==> inputs of run a <==
==> flow/design.v (excerpt) <==
module ALU_Top #(parameter width = 16 ,
                   Arith_width = width + width ,
                   Logic_width = width,	
                   CMP_width   = width,
                   Shift_width = width)(
input wire [width-1:0] A,
input wire [width-1:0] B,
input wire CLK,
input wire RST,
input wire [3:0] ALU_FUN,
output wire [Arith_width-1:0]  Arith_OUT,
output wire                    Carry_OUT,
output wire                    Arith_Flag,
output wire [Logic_width-1:0]  Logic_OUT,  
output wire                    Logic_Flag,
output wire [CMP_width-1:0]    CMP_OUT,    
output wire                    CMP_Flag,
output wire [Shift_width-1:0]  Shift_OUT,
output wire                    Shift_Flag
);
make LEC_CHECK=0 ABC_AREA=0 CAP_MARGIN=20 CORE_ASPECT_RATIO=1.83 CORE_MARGIN=6 CORE_UTILIZATION=56 CTS_CLUSTER_DIAMETER=156 CTS_CLUSTER_SIZE=18 GPL_TIMING_DRIVEN=0 MIN_ROUTING_LAYER=met2 SLEW_MARGIN=25 TNS_END_PERCENT=50 finish   # period 68.8 ns
run.sh (not shown) runs the stock make flow with config.mk's settings and CLKGATE_MAP_FILE=.
==> run b: changes against run a <==
ABC_AREA = unset   (was 0)
CORE_ASPECT_RATIO = 0.5   (was 1.83)
CORE_MARGIN = 2   (was 6)
CORE_UTILIZATION = 40   (was 56)
CTS_CLUSTER_DIAMETER = 68   (was 156)
CTS_CLUSTER_SIZE = 23   (was 18)
GPL_TIMING_DRIVEN = unset   (was 0)
MIN_ROUTING_LAYER = unset   (was met2)
PLACE_DENSITY = 0.81   (was unset)
SETUP_SLACK_MARGIN = -1.5   (was unset)
SLEW_MARGIN = 5   (was 25)
TNS_END_PERCENT = 10   (was 50)
==> flow/constraint.sdc (replaced) <==
create_clock -name core_clock -period 95.0 [get_ports {CLK}]
set_input_delay 19.0000 -clock core_clock [delete_from_list [all_inputs] [get_ports {CLK}]]
set_output_delay 19.0000 -clock core_clock [all_outputs]
set_load 0.01 [all_outputs]
==> summary of the runs <==
- Against run b, the die area of run a is smaller by 24%.
- In synthesized area, run b and run a do not differ.
- Run a did not get past global routing. Run b passed the timing, DRC and antenna checks.
- In synthesized cell count, run a and run b do not differ.
==> figures <==
Post-CTS Setup Repair Bufs: run b 0; run a 451
Die Size: run b 119,000 um^2; run a 90,200 um^2
Most area-hungry cell type in the Yosys netlist: run b ha_1; run a ha_1
HPWL after detailed placement: run b 140 mm; run a 179 mm
Count of cells resized by post-cts repair: run b 11; run a 839
GPL Wtd Cong: run b 1.05; run a 1.31
Placed cell count: run b 8,151; run a 7,687
Post-DP Area: run b 51,400 um^2; run a 52,400 um^2
Share of the synthesized netlist area taken by xor and xnor gates: run b 0.0882; run a 0.0882
Worst-case setup slack after placement: run b -3.10 ns; run a -27.88 ns
Die Wd: run b 486 um; run a 225 um
Status: run b no timing/DRC/antenna violations; run a did not finish
Failing step: run b -; run a global routing
Effective utilization at floorplan: run b 0.403; run a 0.566
Floorplan row count: run b 88; run a 142
Placeable core region: run b 115,000 um^2; run a 81,900 um^2
Port Buf Inserts: run b 108; run a 107
Y dimension of the die: run b 245 um; run a 401 um


==> inputs of yarrow <==
==> flow/design.v <==
module DECODER(
input  wire [3:2] ALU_FUN,
output reg Arith_Enable,
output reg Logic_Enable,
output reg CMP_Enable, 
output reg Shift_Enable
);
always @(*)
   begin
     Arith_Enable   = 1'b0;
	 Logic_Enable = 1'b0;
	 CMP_Enable   = 1'b0;
	 Shift_Enable = 1'b0;
     case(ALU_FUN)
	     2'b00 : Arith_Enable = 1'b1;
	     2'b01 : Logic_Enable = 1'b1;
	     2'b10 : CMP_Enable   = 1'b1;
	     2'b11 : Shift_Enable = 1'b1;
	  endcase
   end 
 endmodule
module ARITHMETIC_UNIT #(parameter width = 16 , Arith_width = width + width )(
input wire signed [width-1:0] A,
input wire signed [width-1:0] B, 
input wire [1:0] ALU_FUN,
input wire Arith_Enable,
input wire CLK,
input wire RST,
output reg signed [Arith_width-1:0] Arith_OUT,
output reg        Carry_OUT,
output reg        Arith_Flag
);
reg [Arith_width-1:0] Arith_OUT0;
reg                   Carry_OUT0;
reg                   Arith_Flag0;
always @(posedge CLK, negedge RST)
  begin 
    if(!RST)
	 begin
	    Arith_OUT <= 'b0;
		Carry_OUT <= 16'b0;
		Arith_Flag<= 1'b0;
	 end
	else
	 begin
	    Arith_OUT <= Arith_OUT0;
		if(Arith_Enable)
		  Carry_OUT <= Carry_OUT0;
		Arith_Flag<= Arith_Flag0;
	 end
  end
always @(*)
  begin
     if(Arith_Enable)
	 begin
	     Arith_Flag0 = 1'b1;
	     case(ALU_FUN)
		     2'b00 : {Carry_OUT0,Arith_OUT0} = A+B;
			 2'b01 : {Carry_OUT0,Arith_OUT0} = A-B;
			 2'b10 : {Carry_OUT0,Arith_OUT0} = A*B;
			 2'b11 : {Carry_OUT0,Arith_OUT0} = (B == 0) ? 1'sb0 : A/B;
		  endcase
	 end
	 else
	   begin
	     Arith_OUT0  = 'b0;
		 Carry_OUT0  = 1'b0;
		 Arith_Flag0 = 1'b0;
	   end
  end
endmodule
module LOGIC_UNIT #(parameter width = 16 , Logic_width = width)(
input wire  [width-1:0] A,
input wire  [width-1:0] B, 
input wire [1:0] ALU_FUN,
input wire Logic_Enable,
input wire CLK,
input wire RST,
output reg [Logic_width-1:0] Logic_OUT,
output reg         Logic_Flag
);
reg [Logic_width-1:0] Logic_OUT0; 
reg                   Logic_Flag0 ;
always @(posedge CLK, negedge RST)
  begin
    if(!RST)
	 begin
	    Logic_OUT <= 'b0;
		Logic_Flag<= 1'b0;
	 end
	else
	 begin
	  Logic_OUT <= Logic_OUT0;
		Logic_Flag<= Logic_Flag0;
	 end
  end
always @(*)
  begin
     if(Logic_Enable)
	 begin
	     Logic_Flag0 = 1'b1;
	     case(ALU_FUN)
		   2'b00 : Logic_OUT0 = A&B;
			 2'b01 : Logic_OUT0 = A|B;
			 2'b10 : Logic_OUT0 = ~(A&B);
			 2'b11 : Logic_OUT0 = ~(A|B);
		  endcase
	 end
	 else
	   begin
	     Logic_OUT0  = 'b0;
		 Logic_Flag0 = 1'b0;
	   end
  end
endmodule
module CMP_UNIT #(parameter width = 16 , CMP_width   = width )(
input wire  [width-1:0] A,
input wire  [width-1:0] B, 
input wire [1:0] ALU_FUN,
input wire CMP_Enable,
input wire CLK,
input wire RST,
output reg [CMP_width-1:0] CMP_OUT,
output reg         CMP_Flag
);
reg [CMP_width-1:0] CMP_OUT0;
reg                 CMP_Flag0 ;
reg [CMP_width-1:0] EQ ;
reg [CMP_width-1:0] GR ; 
reg [CMP_width-1:0] LW;
always @(posedge CLK , negedge RST)
  begin
    if(!RST)
	 begin
	    CMP_OUT <= 'b0;
		CMP_Flag<= 1'b0;
	 end
	else
	 begin
	    CMP_OUT <= CMP_OUT0;
		CMP_Flag<= CMP_Flag0;
	 end
  end
always @(*)
  begin
     if(A==B)
       EQ ='b1;
     else 
       EQ ='b0;
     if(A>B)
       GR ='b10;
     else 
       GR ='b0;
     if(A<B)
       LW ='b11;
     else 
       LW ='b0;
     if(CMP_Enable)
	   begin
	     CMP_Flag0 = 1'b1;
	     case(ALU_FUN)
		     2'b00 : CMP_OUT0 = 'b0;
			 2'b01 : CMP_OUT0 = EQ;
			 2'b10 : CMP_OUT0 = GR;
			 2'b11 : CMP_OUT0 = LW;
		  endcase
	   end
	 else
	   begin
	     CMP_OUT0  = 'b0;
		 CMP_Flag0 = 1'b0;
	   end
  end
endmodule
module SHIFT_UNIT #(parameter width = 16 , Shift_width = width)(
input wire  [width-1:0] A,
input wire  [width-1:0] B, 
input wire [1:0] ALU_FUN,
input wire Shift_Enable,
input wire CLK,
input wire RST,
output reg [Shift_width-1:0] Shift_OUT,
output reg         Shift_Flag
);
reg [Shift_width-1:0] Shift_OUT0;
reg                   Shift_Flag0 ;
always @(posedge CLK, negedge RST)
  begin
    if(!RST)
	 begin
	    Shift_OUT <= 'b0;
		Shift_Flag<= 1'b0;
	 end
	else
	 begin
	    Shift_OUT <= Shift_OUT0;
		Shift_Flag<= Shift_Flag0;
	 end
  end
always @(*)
  begin
     if(Shift_Enable)
	 begin
	     Shift_Flag0 = 1'b1;
	     case(ALU_FUN)
		     2'b00 : Shift_OUT0 = A>>1'b1;
			 2'b01 : Shift_OUT0 = A<<1'b1;
			 2'b10 : Shift_OUT0 = B>>1'b1;
			 2'b11 : Shift_OUT0 = B<<1'b1;
		  endcase
	 end
	 else
	   begin
	     Shift_OUT0  = 'b0;
		 Shift_Flag0 = 1'b0;
	   end
  end
endmodule
module ALU_Top #(parameter width = 16 ,
                   Arith_width = width + width ,
                   Logic_width = width,	
                   CMP_width   = width,
                   Shift_width = width)(
input wire [width-1:0] A,
input wire [width-1:0] B,
input wire CLK,
input wire RST,
input wire [3:0] ALU_FUN,
output wire [Arith_width-1:0]  Arith_OUT,
output wire                    Carry_OUT,
output wire                    Arith_Flag,
output wire [Logic_width-1:0]  Logic_OUT,  
output wire                    Logic_Flag,
output wire [CMP_width-1:0]    CMP_OUT,    
output wire                    CMP_Flag,
output wire [Shift_width-1:0]  Shift_OUT,
output wire                    Shift_Flag
);
wire Arith_Enable ,Logic_Enable , CMP_Enable , Shift_Enable;
DECODER u_decoder(
.ALU_FUN(ALU_FUN[3:2]),
.Arith_Enable(Arith_Enable),
.Logic_Enable(Logic_Enable),
.CMP_Enable(CMP_Enable),
.Shift_Enable(Shift_Enable)
);
ARITHMETIC_UNIT #(.width(width),.Arith_width(Arith_width)) u_arithmatic(
.A(A),
.B(B),
.ALU_FUN(ALU_FUN[1:0]),
.CLK(CLK),
.RST(RST),
.Arith_Enable(Arith_Enable),
.Arith_OUT(Arith_OUT),
.Carry_OUT(Carry_OUT),
.Arith_Flag(Arith_Flag)
);
LOGIC_UNIT #(.width(width),.Logic_width(Logic_width)) u_logic(
.A(A),
.B(B),
.ALU_FUN(ALU_FUN[1:0]),
.CLK(CLK),
.RST(RST),
.Logic_Enable(Logic_Enable),
.Logic_OUT(Logic_OUT),
.Logic_Flag(Logic_Flag)
);
CMP_UNIT #(.width(width),.CMP_width(CMP_width)) u_cmp(
.A(A),
.B(B),
.ALU_FUN(ALU_FUN[1:0]),
.CLK(CLK),
.RST(RST),
.CMP_Enable(CMP_Enable),
.CMP_OUT(CMP_OUT),
.CMP_Flag(CMP_Flag)
);
SHIFT_UNIT #(.width(width),.Shift_width(Shift_width)) u_shift(
.A(A),
.B(B),
.ALU_FUN(ALU_FUN[1:0]),
.CLK(CLK),
.RST(RST),
.Shift_Enable(Shift_Enable),
.Shift_OUT(Shift_OUT),
.Shift_Flag(Shift_Flag)
);
endmodule
==> flow/run.sh <==
#!/bin/bash
# the make line also repeats each setting of config.mk as NAME=value (left out here)
make -C /OpenROAD-flow-scripts/flow DESIGN_CONFIG=/design/flow/config.mk WORK_HOME=/design/flow/orfs CLKGATE_MAP_FILE= finish
==> flow/config.mk <==
export PLATFORM = sky130hd
export DESIGN_NAME = ALU_Top
export DESIGN_NICKNAME = ALU_Top
export VERILOG_FILES = /design/flow/design.v
export SDC_FILE = /design/flow/constraint.sdc
export NUM_CORES = 4
export LEC_CHECK = 0
export CAP_MARGIN = 0
export CELL_PAD_IN_SITES_DETAIL_PLACEMENT = 0
export CORE_ASPECT_RATIO = 0.5
export CORE_MARGIN = 2
export CORE_UTILIZATION = 56
export CTS_CLUSTER_DIAMETER = 336
export CTS_CLUSTER_SIZE = 100
export GPL_TIMING_DRIVEN = 1
export PLACE_DENSITY = 0.67
export SLEW_MARGIN = 5
export TNS_END_PERCENT = 50
==> flow/constraint.sdc <==
create_clock -name core_clock -period 154.0 [get_ports {CLK}]
set_input_delay 30.8000 -clock core_clock [delete_from_list [all_inputs] [get_ports {CLK}]]
set_output_delay 30.8000 -clock core_clock [all_outputs]
set_load 0.01 [all_outputs]
==> inputs of delta, as changes to yarrow <==
Settings changed: ABC_AREA set to 1, CORE_ASPECT_RATIO 0.5 to 0.81, CORE_UTILIZATION 56 to 72, CTS_CLUSTER_DIAMETER 336 to 359, CTS_CLUSTER_SIZE 100 to 85, MAX_ROUTING_LAYER set to met4, PLACE_DENSITY 0.67 to 0.64, SLEW_MARGIN 5 to 20, TNS_END_PERCENT 50 to 45.
==> summary of the runs <==
- delta finished with timing, DRC and antenna clean. yarrow completed without violations.
- Against delta, the first-iteration DRC count of yarrow is higher by about 27%.
- Die area: delta is lower than yarrow (25%).
- Sequential cell count is the same in yarrow and delta.
- Clock skew is the same in yarrow and delta.
- In delta the setup slack is higher than in yarrow, by 2.8 ns.
- Of delta and yarrow, yarrow has the higher wire length (gap 23%, measured against yarrow).
- Synthesized area: yarrow is larger than delta (about 3.4%).
- Between delta and yarrow, the lower cell count is in yarrow (gap about 6%, measured against yarrow).
- Against yarrow, the critical path depth of delta is higher by 270.
- Fmax: yarrow is lower than delta (about 2.3%).
==> figures <==
                                                                                    yarrow                               delta
Result of the run                                                            finished clean                      finished clean
Worst setup startpoint                                                                 B[0]                                B[1]
Register share after synthesis                                                       0.0383                              0.0396
Total number of tap cells                                                              1102                                 840
Simple logic cell fraction of the synthesized area                                    0.210                               0.262
M3 GR Usage                                                                           0.114                               0.166
Maximum fanout count along the critical path                                             27                                  41
Clk latency late pin                                                                0.37 ns                             0.40 ns
Wire length on met3                                                                 27.0 mm                             22.2 mm
Area of the die                                                                 85300 sq um                         64300 sq um
Starting utilization of the core area                                                 0.567                               0.726
Clkbuf count                                                                             10                                   9
Die width                                                                            411 um                              281 um
Filler-free cell count of the finished design                                          7559                                8003
Capturing element of the worst setup path              u_arithmatic.Arith_OUT[22]$_DFF_PN0_  u_arithmatic.Carry_OUT$_DFFE_PN0P_
Non-clock inverter instance count of the final layout                                   497                                1262
Minimum clock period after layout                                                 123.32 ns                           120.52 ns
Height of the chip                                                                   207 um                              229 um
Required time of the critical path                                                154.20 ns                           154.30 ns
Vias                                                                                  51453                               47023
